==> run X <==
==> flow/design.v <==
`timescale 1ns/1ps
module ALU(ALUControl, a, b, zero, less_greater, w);
    parameter N = 16;
    input [2:0] ALUControl;
    input signed [N-1:0] a, b;
    output zero, less_greater;
    output reg signed [N-1:0] w;
    always @(a or b or ALUControl) begin
        case (ALUControl)
            3'b000   :  w = a + b;
            3'b001   :  w = a - b;
            3'b010   :  w = a & b;
            3'b011    :  w = a | b;
            3'b101   :  w = $signed(a) < $signed(b) ? 16'd1 : 16'd0;
            3'b100   :  w = a ^ b;
            default:  w = {N{1'bx}};
        endcase
    end
    assign zero = (~|w);
    assign less_greater = |w;
endmodule
`timescale 1ns/1ps
module ALU_Controller(func3, Branch_funct, ALUOp, ALUControl);
    input [2:0] func3;
    input [1:0] Branch_funct;
    input [1:0] ALUOp;  
    output reg [2:0] ALUControl;
    always @(ALUOp or func3 or Branch_funct)begin
        case (ALUOp)
            2'b00   : ALUControl <= 3'b000;
            2'b01   : ALUControl <= 
                        (Branch_funct == 2'b00) ? 3'b001:
                        (Branch_funct == 2'b01) ? 3'b001:
                        (Branch_funct == 2'b10) ? 3'b101: 3'bxxx;
            2'b10   : ALUControl <= 
                        (func3 == 3'b000) ? 3'b000:
                        (func3 == 3'b001)  ? 3'b001:
                        (func3 == 3'b111) ? 3'b010:
                        (func3 == 3'b110) ? 3'b011:
                        (func3 == 3'b010) ? 3'b101 : 3'bxxx;
            2'b11   : ALUControl <= 3'b000;
            default: ALUControl <= 3'b000;
        endcase
    end
endmodule
module BranchController(Branch_funct, branch, less_greater, zero, w);
    input branch, zero, less_greater;
    input [1:0] Branch_funct;
    output reg w;
    always @(Branch_funct, zero, less_greater, branch) begin
        case (Branch_funct)
            2'b00   : w <= branch && zero;
            2'b01   : w <= branch && ~zero;
            2'b10   : w <= branch && less_greater;
            default: w <= 1'b0;
        endcase
    end
endmodule
`timescale 1ns/1ps
module CRegister(in, en, rst, clk, out);
    parameter N = 16;
    input [N-1:0] in;
    input en, clk, rst;
    output reg [N-1:0] out;
    always @(posedge clk or posedge rst) begin
        if (rst)
            out <= {N{1'b0}};
        else if (en)
            out <= in;
    end
endmodule
`timescale 1ns/1ps
module ImmExtension(immSrc, data, w);
    input [2:0] immSrc;
    input [12:0] data;
    parameter [2:0] L_T = 3'b000, S_T = 3'b001,
                    B_T = 3'b010, J_T = 3'b011,
                    I_T = 3'b100;
    output reg [15:0] w;
    always @(immSrc, data) begin
        case (immSrc)
            L_T   : w <= {{9{data[12]}},data[12], data[8:6] , data[2:0]};
            S_T   : w <= {{19{data[12]}},data[12], data[5:0]};
            J_T   : w <= {{3{data[12]}},data[12], data[11:0]};
            B_T   : w <= {{11{data[12]}}, data[12], data[9], data[2:0]};
            I_T   : w <= {{9{data[12]}},data[12], data[8:6], data[2:0]};
            default: w <= 16'dx;
        endcase
    end
endmodule
`timescale 1ns/1ps
module Mux2to1(slc, a, b, w);
    parameter N = 16;
    input slc;
    input [N-1:0] a, b;
    output [N-1:0] w;
    assign w = ~slc ? a : b;
endmodule
`timescale 1ns/1ps
module Mux4to1(slc, a, b, c, d, w);
    parameter N = 16;
    input [1:0] slc;
    input [N-1:0] a, b, c, d;
    output reg [N-1:0] w;
    always @(a or b or c or d or slc) begin
        case (slc)
            2'b00  : w <= a;
            2'b01  : w <= b;
            2'b10  : w <= c;
            2'b11  : w <= d;
            default: w <= {N{1'bx}};
        endcase
    end
endmodule
`timescale 1ns/1ps
module RegisterFile(clk, regWrite,
                    readRegister1, readRegister2,
                    writeRegister, writeData,
                    readData1, readData2);
    parameter WordLen = 16;
    parameter WordCount = 16;
    input regWrite, clk;
    input [2:0] readRegister1, readRegister2, writeRegister;
    input [WordLen-1:0] writeData;
    output [WordLen-1:0] readData1, readData2;
    reg [WordLen-1:0] registerFile [0:(WordCount /2)-1];
    always @(posedge clk) begin
        if (regWrite)
            registerFile[writeRegister] <= writeData;
    end
    assign readData1 = registerFile[readRegister1];
    assign readData2 = registerFile[readRegister2];
endmodule
`timescale 1ns/1ps
module MainController(clk, rst, op,
                      PCUpdate, adrSrc, memWrite, branch,
                      IRWrite, resultSrc, ALUOp, 
                      ALUSrcA, ALUSrcB, immSrc, regWrite, jump);
    input [2:0] op;
    input clk, rst;
    output reg [1:0]  resultSrc, ALUSrcA, ALUSrcB, ALUOp;
    output reg [2:0] immSrc;
    output reg adrSrc, regWrite, memWrite, PCUpdate, branch, IRWrite, jump;
    parameter [2:0] R_T = 3'b000, L_T = 3'b001,
                    S_T = 3'b010, B_T = 3'b011,
                    J_T = 3'b100, I_T = 3'b101;
    reg [11:0] pstate;
    reg [11:0] nstate;
    always @(*) begin
        case (pstate)
            12'b000000000001   : nstate = 12'b000000000010;
            12'b000000000010  : nstate =  (op == L_T)    ? 12'b000000000100     :
                                 (op == R_T)    ? 12'b000000010000     :
                                 (op == B_T)    ? 12'b000001000000     :                                   
                                 (op == J_T)    ? 12'b000000001000     :
                                 (op == S_T)    ? 12'b000010000000     : 
                                 (op == I_T)    ? 12'b100000000001     :12'b000000000001;   
            12'b100000000001 : nstate = 12'b000000100000;
            12'b000000000100 : nstate = 12'b001000000001;
            12'b000000010000 : nstate = 12'b000000100000;
            12'b000000100000: nstate = 12'b000000000001;
            12'b000001000000 : nstate = 12'b000000000001;
            12'b000000001000 : nstate = 12'b000000000001;
            12'b000010000000 : nstate = 12'b000100000000;
            12'b000100000000: nstate = 12'b000000000001;
            12'b001000000001: nstate = 12'b010000000001;
            12'b010000000001 : nstate = 12'b000000000001;
            default: nstate = 12'b000000000001;
        endcase
    end
    always @(pstate) begin
        {resultSrc, memWrite, ALUOp, ALUSrcA, ALUSrcB, immSrc, 
                regWrite, PCUpdate, branch, IRWrite, jump, adrSrc} = 18'b0;
        case (pstate)
            12'b000000000001 : begin
                IRWrite   = 1'b1;
                adrSrc    = 1'b0;
                ALUSrcA   = 2'b00;
                ALUSrcB   = 2'b10;
                ALUOp     = 2'b00;
                resultSrc = 2'b10;
                PCUpdate  = 1'b1;
            end
            12'b000000000010: begin
                ALUSrcA   = 2'b01;
                ALUSrcB   = 2'b01;
                ALUOp     = 2'b00;
                immSrc    = 3'b010;
            end
            12'b100000000001: begin 
                ALUSrcA   = 2'b10;
                ALUSrcB   = 2'b01;
                immSrc    = 3'b100;
                ALUOp     = 2'b11;
            end
            12'b000000000100: begin 
                ALUSrcA   = 2'b10;
                ALUSrcB   = 2'b01;
                immSrc    = 3'b000;
                ALUOp     = 2'b11;
            end
            12'b001000000001: begin
                resultSrc = 2'b00;
                adrSrc    = 1'b1;
            end
            12'b010000000001: begin
                resultSrc = 2'b01;
                regWrite  = 1'b1;
            end
            12'b000000010000: begin
                ALUSrcA   = 2'b10;
                ALUSrcB   = 2'b00;
                ALUOp     = 2'b10;
            end
            12'b000001000000: begin
                ALUSrcA   = 2'b10;
                ALUSrcB   = 2'b00;
                ALUOp     = 2'b01;
                resultSrc = 2'b00;
                branch    = 1'b1;
            end
            12'b000000001000: begin
                ALUSrcA   = 2'b01;
                ALUSrcB   = 2'b01;
                ALUOp     = 2'b00;
                resultSrc = 2'b10;
                immSrc    = 3'b011;
                jump      = 1'b1;
            end
            12'b000010000000: begin
                ALUSrcA   = 2'b10;
                ALUSrcB   = 2'b01;
                ALUOp     = 2'b00;
                immSrc    = 3'b001;
            end
            12'b000100000000: begin
                resultSrc = 2'b00;
                adrSrc    = 1'b1;
                memWrite  = 1'b1;
            end
            12'b000000100000: begin
                resultSrc = 2'b00;
                regWrite  = 1'b1;
            end
        endcase
    end
    always @(posedge clk or posedge rst) begin
        if (rst)
            pstate <= 12'b000000000001;
        else
            pstate <= nstate;
    end
endmodule
`timescale 1ns/1ps
module RISC_V_Controller(clk, rst, op, func3, Branch_funct, zero,less_greater,
                    PCWrite, adrSrc, memWrite,
                    IRWrite, resultSrc, ALUControl,
                    ALUSrcA, ALUSrcB, immSrc, regWrite);
    input [2:0] op;
    input [2:0] func3;
    input [1:0] Branch_funct;
    input clk, rst, zero, less_greater;
    output PCWrite, adrSrc, memWrite, IRWrite, regWrite;
    output [1:0] resultSrc, ALUSrcA, ALUSrcB;
    output [2:0] ALUControl;
    output [2:0] immSrc;
    wire PCUpdate, branch, Branch_out, jump;
    wire[1:0] ALUOp;
    MainController mainController(
        .clk(clk), .rst(rst), .op(op),
        .PCUpdate(PCUpdate),
        .adrSrc(adrSrc), .memWrite(memWrite),
        .branch(branch), .resultSrc(resultSrc),
        .ALUSrcA(ALUSrcA), .ALUSrcB(ALUSrcB),
        .immSrc(immSrc), .regWrite(regWrite),
        .IRWrite(IRWrite), .ALUOp(ALUOp), .jump(jump)
    );
    ALU_Controller ALUController(
        .func3(func3),  .ALUOp(ALUOp), .ALUControl(ALUControl), .Branch_funct(Branch_funct)
    );    
    BranchController Branch_Control(
                                    .Branch_funct(Branch_funct), .branch(branch), .less_greater(less_greater), .zero(zero), .w(Branch_out)
                                    );
    assign PCWrite = (PCUpdate | Branch_out | jump); 
endmodule
`timescale 1ns/1ps
module RISC_V_Datapath(clk, rst, PCWrite, adrSrc, memWrite,
                    IRWrite, resultSrc, ALUControl,
                    ALUSrcA, ALUSrcB, immSrc, regWrite,
                    op, func3, Branch_funct, zero, less_greater, funct7,
                    mem_addr, mem_wdata, mem_we, mem_rdata);
    input clk, rst, PCWrite, adrSrc, memWrite, IRWrite, regWrite;
    input [1:0] resultSrc, ALUSrcA, ALUSrcB;
    input [2:0] ALUControl;
    input [2:0] immSrc;
    input  [15:0] mem_rdata;
    output [15:0] mem_addr, mem_wdata;
    output        mem_we;
    output [2:0] op;
    output [2:0] func3;
    output [1:0] Branch_funct;
    output  zero, less_greater, funct7;
    wire [15:0] Adr, PC, ReadData, OldPC;
    wire [15:0] ImmExt, instr, Data;
    wire [15:0] RD1, RD2, A, B, SrcA, SrcB;
    wire [15:0] ALUResult, ALUOut, Result;
    CRegister  PCR  (.in(Result),    .en(PCWrite), .rst(rst), .clk(clk), .out(PC));
    CRegister OldPCR(.in(PC),        .en(IRWrite), .rst(rst), .clk(clk), .out(OldPC));
    CRegister  IR   (.in(ReadData),  .en(IRWrite), .rst(rst), .clk(clk), .out(instr));
    CRegister MDR   (.in(ReadData),  .en(1'b1),    .rst(rst), .clk(clk), .out(Data));
    CRegister AR    (.in(RD1),       .en(1'b1),    .rst(rst), .clk(clk), .out(A));
    CRegister BR    (.in(RD2),       .en(1'b1),    .rst(rst), .clk(clk), .out(B));
    CRegister ALUR  (.in(ALUResult), .en(1'b1),    .rst(rst), .clk(clk), .out(ALUOut));
    Mux2to1 AdrMux(.slc(adrSrc),    .a(PC),     .b(Result), .w(Adr));
    Mux4to1 AMux     (.slc(ALUSrcA),   .a(PC),     .b(OldPC),  .c(A),         .d(16'd0),  .w(SrcA));
    Mux4to1 BMux     (.slc(ALUSrcB),   .a(B),      .b(ImmExt), .c(16'd2),     .d(16'd0),  .w(SrcB));
    Mux4to1 ResultMux(.slc(resultSrc), .a(ALUOut), .b(Data),   .c(ALUResult), .d(ImmExt), .w(Result));
    ImmExtension Extend(
        .immSrc(immSrc), .data({instr[15], instr[11:0]}), .w(ImmExt)
    );
    ALU ALU_Instance(
        .ALUControl(ALUControl), .a(SrcA), .b(SrcB), 
        .zero(zero), .less_greater(less_greater), .w(ALUResult)
    );
    assign mem_addr  = Adr;
    assign mem_wdata = B;
    assign mem_we    = memWrite;
    assign ReadData  = mem_rdata;
    RegisterFile RF(
        .clk(clk), 
        .regWrite(regWrite),
        .writeData(Result), 
        .readData1(RD1), .readData2(RD2),
        .readRegister1(instr[5:3]), 
        .readRegister2(instr[8:6]),
        .writeRegister(instr[11:9])
    );
    assign funct7 = instr[15]; 
    assign op = instr[14:12];
    assign func3 = instr[2:0];
    assign Branch_funct = instr[11:10];
endmodule
`timescale 1ns/1ps
module RISC_V(clk, rst, mem_addr, mem_wdata, mem_we, mem_rdata);
    input clk, rst;
    input  [15:0] mem_rdata;  
    output [15:0] mem_addr;   
    output [15:0] mem_wdata;  
    output        mem_we;     
    wire [2:0] func3, ALUControl;
    wire[2:0] immSrc;
    wire zero, less_greater, PCSrc, memWrite, 
         regWrite, ALUSrc, PCWrite, adrSrc, IRWrite, funct7;
    wire [1:0] resultSrc, ALUSrcA, ALUSrcB, Branch_funct;
    wire [2:0] op; 
    RISC_V_Controller CU(
        .clk(clk), .rst(rst), .op(op), 
        .func3(func3), .immSrc(immSrc), .zero(zero), 
        .less_greater(less_greater), .PCWrite(PCWrite),
        .adrSrc(adrSrc), .memWrite(memWrite), 
        .IRWrite(IRWrite), .resultSrc(resultSrc), 
        .ALUControl(ALUControl), .ALUSrcA(ALUSrcA),
        .ALUSrcB(ALUSrcB), .regWrite(regWrite),
        .Branch_funct(Branch_funct)
    );
    RISC_V_Datapath DP(
        .clk(clk), .rst(rst), .less_greater(less_greater),
        .PCWrite(PCWrite), .adrSrc(adrSrc),
        .memWrite(memWrite), .IRWrite(IRWrite), 
        .resultSrc(resultSrc), .immSrc(immSrc), 
        .ALUControl(ALUControl), .op(op),
        .ALUSrcA(ALUSrcA), .func3(func3),
        .ALUSrcB(ALUSrcB), .zero(zero),
        .regWrite(regWrite), .Branch_funct(Branch_funct), .funct7(funct7),
        .mem_addr(mem_addr), .mem_wdata(mem_wdata), .mem_we(mem_we), .mem_rdata(mem_rdata)
    );
endmodule
==> flow/run.sh <==
#!/bin/bash
# the make line also repeats each setting of config.mk as NAME=value (left out here)
make -C /OpenROAD-flow-scripts/flow DESIGN_CONFIG=/design/flow/config.mk WORK_HOME=/design/flow/orfs CLKGATE_MAP_FILE= finish
==> flow/config.mk <==
export PLATFORM = sky130hd
export DESIGN_NAME = RISC_V
export DESIGN_NICKNAME = RISC_V
export VERILOG_FILES = /design/flow/design.v
export SDC_FILE = /design/flow/constraint.sdc
export NUM_CORES = 4
export LEC_CHECK = 0
export CAP_MARGIN = 20
export CORE_MARGIN = 2
export CORE_UTILIZATION = 72
export CTS_CLUSTER_DIAMETER = 397
export CTS_CLUSTER_SIZE = 37
export HOLD_SLACK_MARGIN = 0.3
export PLACE_DENSITY = 0.35
export SETUP_SLACK_MARGIN = 0.5
export SLEW_MARGIN = 20
==> flow/constraint.sdc <==
create_clock -name core_clock -period 3.73 [get_ports {clk}]
set_input_delay 0.7460 -clock core_clock [delete_from_list [all_inputs] [get_ports {clk}]]
set_output_delay 0.7460 -clock core_clock [all_outputs]
set_load 0.01 [all_outputs]
==> inputs of run P, as changes to run X <==
==> flow/config.mk (replaced) <==
export PLATFORM = sky130hd
export DESIGN_NAME = RISC_V
export DESIGN_NICKNAME = RISC_V
export VERILOG_FILES = /design/flow/design.v
export SDC_FILE = /design/flow/constraint.sdc
export NUM_CORES = 4
export LEC_CHECK = 0
export ABC_AREA = 1
export CAP_MARGIN = 20
export CORE_ASPECT_RATIO = 1.45
export CORE_MARGIN = 2
export CORE_UTILIZATION = 72
export CTS_CLUSTER_DIAMETER = 373
export CTS_CLUSTER_SIZE = 98
export SETUP_SLACK_MARGIN = 0.68
export SLEW_MARGIN = 20
==> flow/constraint.sdc (replaced) <==
create_clock -name core_clock -period 4.96 [get_ports {clk}]
set_input_delay 0.9920 -clock core_clock [delete_from_list [all_inputs] [get_ports {clk}]]
set_output_delay 0.9920 -clock core_clock [all_outputs]
set_load 0.01 [all_outputs]
==> comparison table <==
quantity                                                                           run P                   run X
Die area                                                                     20800 sq um             20400 sq um
Area of the synthesized netlist per yosys stat                               14200 sq um             13900 sq um
Final weighted congestion of routability-driven global placement                    1.01                    1.01
Most common cell in the netlist                                                  nand2_1                edfxtp_1
Post-synthesis share of cell area spent on xor and xnor gates                     0.495%                  0.324%
CORE AREA                                                                    19200 sq um             18800 sq um
Cell area reported after detailed placement                                  15800 sq um             16900 sq um
Number of different library cells in the post-synthesis netlist                       42                      89
Post-Synth Adder-Cell Area                                                         5.06%                   5.15%
Post-Syn Area per Cell                                                        8.05 sq um              13.2 sq um
Floorplan Utilization                                                              73.6%                   73.8%
Setup slack at placement                                                         -414 ps                -2060 ps
Yosys cell count                                                                    1759                    1050
Chip height                                                                       173 um                  143 um
Sequential share of the synthesized area                                           49.1%                   50.0%
Largest type area fraction                                                         27.2%                   27.7%
Cells after DPL                                                                     2125                    1597
Outcome                                                           stopped before the end  stopped before the end
Failing step                                                              global routing    clock tree synthesis
Synthesized instance count                                                          1759                    1050
Basic Gates by Area                                                                22.3%                   8.12%
Net count after synthesis                                                           1833                    1124
Multiplexer share                                                                     0%                   22.0%
